## v6
Design unified_computing_system, start of the top module:
module unified_computing_system (
    input      [15:0] d_a,           
    input      [15:0] d_b,           
    input      [1:0]  op_code,       
    input             clk,
    input             rstn,
    input             en_a,           
    input             en_b,           
    input             en_result,      
    input             cin,            
    input             bin,            
    output reg [31:0] result,         
    output reg [15:0] remainder,      
    output reg        cout,           
    output reg        bout,           
    output reg        overflow_flag,  
    output reg        error_flag      
);
    wire [15:0] q_a;            
    wire [15:0] q_b;            
    wire [15:0] sum_result;
    wire        sum_cout;
    wire [15:0] diff_result;
    wire        diff_bout;
    wire [31:0] product_result;
    wire [15:0] quotient_result;
    wire [15:0] remainder_result;
    reg [31:0] temp_result;
    reg [15:0] temp_remainder;
    reg        temp_cout;
    reg        temp_bout;
    reg        temp_overflow;
    reg        temp_error;
    dff_16bit register_a_inst (
        .d   (d_a),
        .clk (clk),
        .rstn(rstn),
        .en  (en_a),
        .q   (q_a)
    );
    dff_16bit register_b_inst (
        .d   (d_b),
        .clk (clk),
        .rstn(rstn),
        .en  (en_b),
        .q   (q_b)
    );
    adder_16bits adder_inst (
        .a   (q_a),
        .b   (q_b),
        .cin (cin),
        .sum (sum_result),
        .cout(sum_cout)
    );
    subtractor_16bits subtractor_inst (
        .a    (q_a),
        .b    (q_b),
        .bin  (bin),
        .diff (diff_result),
        .bout (diff_bout)
    );
    multiplier_16bits multiplier_inst (
        .a      (q_a),
        .b      (q_b),
        .product(product_result)
    );
    divider_16bits divider_inst (
        .dividend (q_a),
        .divisor  (q_b),
        .quotient (quotient_result),
        .remainder(remainder_result)
    );
    always @(*) begin
        temp_result = 32'b0;
  ...
For scale: about 84 flip-flops, roughly 93 I/O pins.
clock: 26.5 ns
lec_check: 0
cap_margin: 20
core_margin: 2
core_utilization: 72
place_density_lb_addon: 0.01
setup_slack_margin: 3.94
slew_margin: 20
tns_end_percent: 5
run.sh (not shown) runs the stock make flow with config.mk's settings and CLKGATE_MAP_FILE=.
v6 did not make it past global routing, where a tool error ended it.
[inputs] v24 vs v6
diff --git a/flow/config.mk b/flow/config.mk
--- a/flow/config.mk
+++ b/flow/config.mk
@@ -10,3 +10 @@
-export CORE_UTILIZATION = 72
-export PLACE_DENSITY_LB_ADDON = 0.01
-export SETUP_SLACK_MARGIN = 3.94
+export CORE_UTILIZATION = 40
@@ -14 +11,0 @@
-export TNS_END_PERCENT = 5
==> flow/constraint.sdc <==
create_clock -name core_clock -period 26.0 [get_ports {clk}]
set_input_delay 5.2000 -clock core_clock [delete_from_list [all_inputs] [get_ports {clk}]]
set_output_delay 5.2000 -clock core_clock [all_outputs]
set_load 0.01 [all_outputs]
Notes after the runs:
v24: done, clean on timing, DRC and antenna
Comparing v6 against v24, there is no change at all in yosys stat cell total.
Pre-CTS setup slack: v24 vs v6 up 0.024 ns
Delta (v24 minus v6): area of the chip higher, die width higher.
Here is what was changed in the inputs of v51 compared with v24.
diff --git a/flow/config.mk b/flow/config.mk
--- a/flow/config.mk
+++ b/flow/config.mk
@@ -7,0 +8 @@
+export ABC_AREA = 1
@@ -10,0 +12,2 @@
+export MAX_ROUTING_LAYER = met4
+export PLACE_DENSITY_LB_ADDON = 0.17
==> results <==
Final cell count: v51 vs v24 up 11%. [v51] yosys stat cell total rose 525 relative to v24. v51 against v24: sum of buffers and inverters on the critical path picked up an extra 14, number of buffers outside the clock class in the layout lost about 36%, met2 track utilization from global routing lost 1.0 points. v24 was larger in final cell area than v51.

========
Starting RTL as in the previous note.
==> flow/design.v (excerpt) <==
module unified_computing_system (
    input      [15:0] d_a,           
    input      [15:0] d_b,           
    input      [1:0]  op_code,       
    input             clk,
    input             rstn,
    input             en_a,           
    input             en_b,           
    input             en_result,      
    input             cin,            
    input             bin,            
    output reg [31:0] result,         
    output reg [15:0] remainder,      
    output reg        cout,           
    output reg        bout,           
    output reg        overflow_flag,  
    output reg        error_flag      
);
    wire [15:0] q_a;            
    wire [15:0] q_b;            
    wire [15:0] sum_result;
    wire        sum_cout;
    wire [15:0] diff_result;
    wire        diff_bout;
    wire [31:0] product_result;
    wire [15:0] quotient_result;
    wire [15:0] remainder_result;
    reg [31:0] temp_result;
    reg [15:0] temp_remainder;
    reg        temp_cout;
    reg        temp_bout;
    reg        temp_overflow;
    reg        temp_error;
    dff_16bit register_a_inst (
        .d   (d_a),
        .clk (clk),
        .rstn(rstn),
        .en  (en_a),
        .q   (q_a)
    );
    dff_16bit register_b_inst (
        .d   (d_b),
        .clk (clk),
        .rstn(rstn),
        .en  (en_b),
        .q   (q_b)
    );
    adder_16bits adder_inst (
        .a   (q_a),
        .b   (q_b),
        .cin (cin),
        .sum (sum_result),
        .cout(sum_cout)
    );
    subtractor_16bits subtractor_inst (
        .a    (q_a),
        .b    (q_b),
        .bin  (bin),
        .diff (diff_result),
        .bout (diff_bout)
    );
    multiplier_16bits multiplier_inst (
        .a      (q_a),
        .b      (q_b),
        .product(product_result)
    );
    divider_16bits divider_inst (
        .dividend (q_a),
        .divisor  (q_b),
        .quotient (quotient_result),
        .remainder(remainder_result)
    );
    always @(*) begin
        temp_result = 32'b0;
        temp_remainder = 16'b0;
        temp_cout = 1'b0;
        temp_bout = 1'b0;
        temp_overflow = 1'b0;
        temp_error = 1'b0;
        case(op_code)
  ...
export LEC_CHECK = 0
export ABC_AREA = 1
export CAP_MARGIN = 20
export CORE_MARGIN = 2
export CORE_UTILIZATION = 68
export CTS_CLUSTER_DIAMETER = 147
export CTS_CLUSTER_SIZE = 97
export PLACE_DENSITY = 0.39
export SETUP_SLACK_MARGIN = -1.42
export SLEW_MARGIN = 20
export TNS_END_PERCENT = 15
create_clock -name core_clock -period 14.4 [get_ports {clk}]
The first run ended with an error in global routing (5_1_grt).
Then changed:
ABC_AREA = default   (was 1)
CORE_UTILIZATION = 69   (was 68)
CTS_CLUSTER_DIAMETER = default   (was 147)
CTS_CLUSTER_SIZE = default   (was 97)
PLACE_DENSITY = default   (was 0.39)
SETUP_SLACK_MARGIN = default   (was -1.42)
TNS_END_PERCENT = default   (was 15)
clock period = 25.9 ns   (was 14.4 ns; I/O delays follow)
- The changed run completed, yet does not pass: setup timing
- die area shrinks by 6.2%
- area after synthesis shrinks by 5.0%
- synthesized cell count shrinks by 17%
Then changed:
CORE_UTILIZATION = 59   (was 69)
CTS_CLUSTER_DIAMETER = 370   (was default)
CTS_CLUSTER_SIZE = 94   (was default)
clock period = 12.7 ns   (was 25.9 ns; I/O delays follow)
After rerunning: The new run finished but fails on setup timing; non-clock buffer count is higher by 399; routed wire length is higher by 16%; first-iteration DRC count is lower by 18%; die area is higher by 17%; count of clock-buffer cells in the layout is lower by 2; area after synthesis does not change.
Then changed:
ABC_AREA = 1   (was default)
CORE_UTILIZATION = 40   (was 59)
CTS_CLUSTER_DIAMETER = default   (was 370)
CTS_CLUSTER_SIZE = default   (was 94)
GPL_ROUTABILITY_DRIVEN = 0   (was default)
clock period = 26.0 ns   (was 12.7 ns; I/O delays follow)
Result: The changed run finished with timing, DRC and antenna clean; via count goes down by roughly a tenth; wire length goes down by about a fifth; global-route usage goes down by 21 points.
